// fir_filter
module fir_filter(
    input               		clk,
    input               		n_rst,
    input  		signed	[7:0] 	din,    
    output reg 	signed 	[7:0] 	dout 
);
For scale: roughly 1600 cells after synthesis, about 260 flip-flops, about 17000 µm² of cells after synthesis.
==> flow/config.mk <==
export PLATFORM = sky130hd
export DESIGN_NAME = fir_filter
export DESIGN_NICKNAME = fir_filter
export VERILOG_FILES = /design/flow/design.v
export SDC_FILE = /design/flow/constraint.sdc
export NUM_CORES = 4
export LEC_CHECK = 0
export ABC_AREA = 1
export CAP_MARGIN = 20
export CELL_PAD_IN_SITES_DETAIL_PLACEMENT = 1
export CELL_PAD_IN_SITES_GLOBAL_PLACEMENT = 3
export CORE_ASPECT_RATIO = 0.68
export CORE_MARGIN = 6
export CORE_UTILIZATION = 66
export CTS_CLUSTER_DIAMETER = 191
export CTS_CLUSTER_SIZE = 82
export GPL_TIMING_DRIVEN = 1
export MAX_ROUTING_LAYER = met4
export MIN_ROUTING_LAYER = met1
export SETUP_SLACK_MARGIN = 2.7
export SLEW_MARGIN = 5
export TNS_END_PERCENT = 100
==> flow/constraint.sdc <==
create_clock -name core_clock -period 9.52 [get_ports {clk}]
set_input_delay 1.9040 -clock core_clock [delete_from_list [all_inputs] [get_ports {clk}]]
set_output_delay 1.9040 -clock core_clock [all_outputs]
set_load 0.01 [all_outputs]
run.sh (not shown) runs the stock make flow with config.mk's settings and CLKGATE_MAP_FILE=.
The baseline ended with an error in global placement without I/O (3_1_place_gp_skip_io).
Change:
- ABC_AREA: 1 -> unset
- CELL_PAD_IN_SITES_DETAIL_PLACEMENT: 1 -> unset
- CELL_PAD_IN_SITES_GLOBAL_PLACEMENT: 3 -> unset
- CORE_ASPECT_RATIO: 0.68 -> unset
- CORE_MARGIN: 6 -> 2
- CORE_UTILIZATION: 66 -> 40
- CTS_CLUSTER_DIAMETER: 191 -> unset
- CTS_CLUSTER_SIZE: 82 -> unset
- GPL_TIMING_DRIVEN: 1 -> 0
- MAX_ROUTING_LAYER: met4 -> unset
- MIN_ROUTING_LAYER: met1 -> unset
- SETUP_SLACK_MARGIN: 2.7 -> unset
- SLEW_MARGIN: 5 -> 0
- TNS_END_PERCENT: 100 -> unset
- clock period: 9.52 -> 6.0 ns (I/O delays scaled with it)
=> Now the flow produced a clean layout. Die area came out higher by 42%. Synthesized area went down by 4.3%. Synthesized cell count fell by 15%.
Change:
- CAP_MARGIN: 20 -> 30
- CELL_PAD_IN_SITES_DETAIL_PLACEMENT: unset -> 1
- CORE_ASPECT_RATIO: unset -> 1.82
- CTS_CLUSTER_SIZE: unset -> 34
- GPL_ROUTABILITY_DRIVEN: unset -> 0
- GPL_TIMING_DRIVEN: 0 -> 1
- MAX_ROUTING_LAYER: unset -> met4
- MIN_ROUTING_LAYER: unset -> met2
- PLACE_DENSITY_LB_ADDON: unset -> 0.07
- SETUP_SLACK_MARGIN: unset -> -0.6
- SLEW_MARGIN: 0 -> 20
Outcome:
- setup slack got worse by 0.078 ns
- critical path depth goes down by 2
- global-route usage went up by 17 points
- fmax shrinks by 1.4%
- final cell count decreases by 0.86%
- flip-flop count is unchanged
- routed wire length rose by 45%
Change:
- CAP_MARGIN: 30 -> 20
- CELL_PAD_IN_SITES_DETAIL_PLACEMENT: 1 -> unset
- CORE_ASPECT_RATIO: 1.82 -> unset
- CORE_UTILIZATION: 40 -> 58
- CTS_CLUSTER_SIZE: 34 -> unset
- GPL_ROUTABILITY_DRIVEN: 0 -> unset
- GPL_TIMING_DRIVEN: 1 -> unset
- MAX_ROUTING_LAYER: met4 -> unset
- MIN_ROUTING_LAYER: met2 -> unset
- PLACE_DENSITY_LB_ADDON: 0.07 -> unset
- SETUP_SLACK_MARGIN: -0.6 -> 0.96
- clock period: 6.0 -> 4.95 ns (I/O delays scaled with it)
After rerunning: Cell area climbs by 12%. Routed wire length drops by 21%. Critical path depth is unchanged. Non-clock buffer count climbs by 104.
Change:
- ABC_AREA: unset -> 1
- CORE_UTILIZATION: 58 -> 70
- PLACE_DENSITY_LB_ADDON: unset -> 0.14
- SETUP_SLACK_MARGIN: 0.96 -> unset
- clock period: 4.95 -> 4.52 ns (I/O delays scaled with it)
=> The new run produced a layout that fails on setup timing. Critical path depth is higher by 1. Final cell count is higher by a little under a tenth. Synthesized area is higher by a few percent.
